## pcs_10g_top
module pcs_10g_top #(
    parameter INIT_IDLE_DISPATCH = 1   
) (
    input  wire        clk,            
    input  wire        rst_n,          
    input  wire [63:0] xgmii_txd,      
    input  wire [7:0]  xgmii_txc,      
    output wire [63:0] xgmii_rxd,      
    output wire [7:0]  xgmii_rxc,      
    output wire [15:0] gth_txdata,     
    output wire [1:0]  gth_txheader,   
    output wire        gth_txdata_valid,
    input  wire [15:0] gth_rxdata,     
    input  wire [1:0]  gth_rxheader,   
    input  wire        gth_rxdata_valid,
    input  wire        gth_rxheader_valid,
    output wire        gth_txsequence_done,  
    input  wire        gth_rxgearboxslip,    
    output wire        block_lock,     
    output wire        hi_ber,         
    output wire        pcs_status,     
    output wire        rx_link_up,     
    output wire        tx_encode_err,  
    output wire        rx_decode_err,  
    output wire [15:0] ber_count,      
    output wire [7:0]  errored_blocks, 
    input  wire        status_read,    
    output wire        pcs_status_ll   
);
wire [65:0] enc_block;
wire        enc_valid;
wire        enc_error;
pcs_10g_enc_64b66b u_encoder (
    .clk            (clk),
    .rst_n          (rst_n),
    .xgmii_txd      (xgmii_txd),
    .xgmii_txc      (xgmii_txc),
    .tx_block        (enc_block),
    .tx_block_valid  (enc_valid),
    .encode_error    (enc_error)
);
assign tx_encode_err = enc_error;
wire [65:0] scr_block;
wire        scr_valid;
pcs_10g_scrambler u_scrambler (
    .clk              (clk),
    .rst_n            (rst_n),
    .tx_block_in       (enc_block),
  ...
Size in the first run: roughly 5700 cells after synthesis, ~750 flip-flops, roughly 220 I/O pins, ~0.043 mm^2 of cells after synthesis.
clock: 1.98 ns
lec_check: 0
abc_area: 1
cap_margin: 20
core_margin: 2
core_utilization: 71
cts_cluster_diameter: 240
cts_cluster_size: 70
gpl_timing_driven: 1
hold_slack_margin: 0.27
max_routing_layer: met5
place_density_lb_addon: 0.11
setup_slack_margin: 0.39
slew_margin: 20
tns_end_percent: 80
run.sh (not shown) runs the stock make flow with config.mk's settings and CLKGATE_MAP_FILE=.
The baseline failed in global routing.
Rerun with:
ABC_AREA = unset   (was 1)
CAP_MARGIN = 30   (was 20)
CORE_UTILIZATION = 40   (was 71)
CTS_CLUSTER_DIAMETER = unset   (was 240)
CTS_CLUSTER_SIZE = unset   (was 70)
GPL_ROUTABILITY_DRIVEN = 0   (was unset)
GPL_TIMING_DRIVEN = unset   (was 1)
HOLD_SLACK_MARGIN = unset   (was 0.27)
MAX_ROUTING_LAYER = unset   (was met5)
PLACE_DENSITY_LB_ADDON = unset   (was 0.11)
SETUP_SLACK_MARGIN = unset   (was 0.39)
TNS_END_PERCENT = unset   (was 80)
clock period = 2.58 ns   (was 1.98 ns; I/O delays follow)
What happened: The new run finished with negative setup slack left. Synthesized area falls by about 6.4%. Synthesized cell count falls by 24%. Die area rises by about 65%.
Rerun with:
ABC_AREA = 1   (was unset)
CORE_ASPECT_RATIO = 1.38   (was unset)
CORE_UTILIZATION = 21   (was 40)
CTS_CLUSTER_DIAMETER = 37   (was unset)
GPL_TIMING_DRIVEN = 0   (was unset)
HOLD_SLACK_MARGIN = 0.18   (was unset)
PLACE_DENSITY_LB_ADDON = 0.1   (was unset)
SLEW_MARGIN = 30   (was 20)
TNS_END_PERCENT = 50   (was unset)
After rerunning:
- The new run completed and failed the layout checks on negative setup slack
- sequential cell count stays the same
- register-to-register slack gets better by 30 ps
- die area went up by 100%
- core utilization went down by 23 points
- worst hold slack gets worse by 160 ps
- wire length went up by 57%
- area after synthesis went up by 6.9%
- synthesized cell count went up by 31%
- combinational power went up by 25%
- via count went up by 19%

* * *

onyx:
pcs_10g_top again, from the RTL that the note above started with.
Settings: LEC_CHECK=0, CAP_MARGIN=10, CORE_MARGIN=2, CORE_UTILIZATION=67, CTS_CLUSTER_SIZE=15, HOLD_SLACK_MARGIN=0.29, SETUP_SLACK_MARGIN=-0.21, SLEW_MARGIN=20; clock period 2.3 ns.
Finished, but not clean: onyx, with setup timing.
Changes in juniper relative to onyx:
# onyx
export LEC_CHECK = 0
export CAP_MARGIN = 10
export CORE_MARGIN = 2
export CORE_UTILIZATION = 67
export CTS_CLUSTER_SIZE = 15
export HOLD_SLACK_MARGIN = 0.29
export SETUP_SLACK_MARGIN = -0.21
export SLEW_MARGIN = 20
create_clock -name core_clock -period 2.3 [get_ports {clk}]
# juniper
export LEC_CHECK = 0
export CAP_MARGIN = 20
export CORE_MARGIN = 2
export CORE_UTILIZATION = 70
export CTS_CLUSTER_SIZE = 22
export SETUP_SLACK_MARGIN = 0.58
export SLEW_MARGIN = 20
create_clock -name core_clock -period 2.3 [get_ports {clk}]
### Flow results
- Number of clock buffers inserted by TritonCTS, juniper and onyx: higher on onyx
- Global placer's final weighted congestion delta (juniper -> onyx): insignificant
- As far as yosys synthesis chip area goes, juniper and onyx are indistinguishable; the numbers are identical.
- Higher overall die height among juniper and onyx: onyx
- Re post-detailed-placement half-perimeter wirelength: onyx was lower than juniper.
- juniper: GRT-0232 in global routing -> run aborted
- Compared with onyx, juniper shows a post-CTS setup-driven buffer insertion count that is 65 higher.
- juniper ends up with lower standard-cell row count than onyx does.
- Die size: juniper better than onyx
- Number of placed cells counting well taps: onyx vs juniper — no meaningful difference
Changes in lagoon relative to juniper:
# juniper
export LEC_CHECK = 0
export CAP_MARGIN = 20
export CORE_MARGIN = 2
export CORE_UTILIZATION = 70
export CTS_CLUSTER_SIZE = 22
export SETUP_SLACK_MARGIN = 0.58
export SLEW_MARGIN = 20
create_clock -name core_clock -period 2.3 [get_ports {clk}]
# lagoon
export LEC_CHECK = 0
export CAP_MARGIN = 20
export CORE_MARGIN = 2
export CORE_UTILIZATION = 59
export SETUP_SLACK_MARGIN = 0.69
export SLEW_MARGIN = 20
create_clock -name core_clock -period 3.4 [get_ports {clk}]
==> results <==
lagoon was carried through to the last stage, and its layout satisfied the timing, design-rule and antenna checks.
Relative to juniper, standard-cell row count increased by about 9% in lagoon.
[lagoon] post-placement setup slack rose 890 ps relative to juniper
In lagoon the starting density of the core turned out 11 points lower than in juniper.
Comparing core area for lagoon and juniper, the bigger number came from lagoon.
Relative to juniper, the routability congestion estimate from global placement of lagoon is lower by 0.043.
In lagoon, cell count after placement is lower than in juniper.
Here is what was changed in the inputs of pepper compared with lagoon.
# lagoon
export LEC_CHECK = 0
export CAP_MARGIN = 20
export CORE_MARGIN = 2
export CORE_UTILIZATION = 59
export SETUP_SLACK_MARGIN = 0.69
export SLEW_MARGIN = 20
create_clock -name core_clock -period 3.4 [get_ports {clk}]
# pepper
export LEC_CHECK = 0
export CAP_MARGIN = 20
export CORE_MARGIN = 2
export CORE_UTILIZATION = 32
export SLEW_MARGIN = 20
create_clock -name core_clock -period 7.31 [get_ports {clk}]
[summary]
- Comparing lagoon and pepper, final clock period utilization by the worst path is higher on pepper.
- pepper ends up with a relative area change from synthesis to final layout that is 2.8 points lower than in lagoon.
- met3 track utilization from global routing was lower in pepper than in lagoon.
- pepper gives less number of global-route vias before repair than lagoon did.
- pepper ended up with a higher path length in cells of the critical path than lagoon did.
- Higher power after layout goes to lagoon over pepper.
- pepper against lagoon; internal power contribution is down by more than half.
- Going from lagoon to pepper, total power density per cell area has decreased; biggest fanout along the worst timing path has increased; wire length has increased; x dimension of the die has increased.
Relative to pepper, the following input files were edited for raven:
# pepper
export LEC_CHECK = 0
export CAP_MARGIN = 20
export CORE_MARGIN = 2
export CORE_UTILIZATION = 32
export SLEW_MARGIN = 20
create_clock -name core_clock -period 7.31 [get_ports {clk}]
# raven
export LEC_CHECK = 0
export CAP_MARGIN = 20
export CORE_MARGIN = 2
export CORE_UTILIZATION = 66
export CTS_CLUSTER_SIZE = 42
export SLEW_MARGIN = 20
create_clock -name core_clock -period 1.65 [get_ports {clk}]
Findings:
| count of input and output buffers | raven vs pepper | ≈ equal |
pepper ended with every stage complete and zero timing, DRC or antenna violations.
raven did not finish: a tool error stopped it during global routing.
pepper -> raven: core outline area decreased by more than half
Compared with pepper, raven shows a die area that is 51% lower.
raven ends up with a hold buffer count at CTS that is 1 higher than in pepper.
Vertical extent of the die | raven below pepper
Re share of synthesized registers carrying an async set or reset: no difference whatsoever between pepper and raven.
[raven] share of the core filled by cells before placement rose 34 points relative to pepper
Total setup buffers inserted after CTS was lower in pepper than in raven.
Summary of the comparison: number of instances resized during post-cts repair is higher in raven, relative to pepper.
raven: floorplan row count about 30% below pepper
Sum of net half-perimeters after detailed placement: raven vs pepper up 14%
[inputs] ember vs raven
# raven
export LEC_CHECK = 0
export CAP_MARGIN = 20
export CORE_MARGIN = 2
export CORE_UTILIZATION = 66
export CTS_CLUSTER_SIZE = 42
export SLEW_MARGIN = 20
create_clock -name core_clock -period 1.65 [get_ports {clk}]
# ember
export LEC_CHECK = 0
export CAP_MARGIN = 20
export CORE_MARGIN = 2
export CORE_UTILIZATION = 67
export SETUP_SLACK_MARGIN = -0.21
export SLEW_MARGIN = 20
create_clock -name core_clock -period 2.3 [get_ports {clk}]
- ember ran in full, but the layout does not pass; the checks complain about setup timing.
- Going from raven to ember, synthesized area did not really move; total core area went down; detailed placer's ending HPWL went down.
Power is estimated from default activity; no workload was simulated.
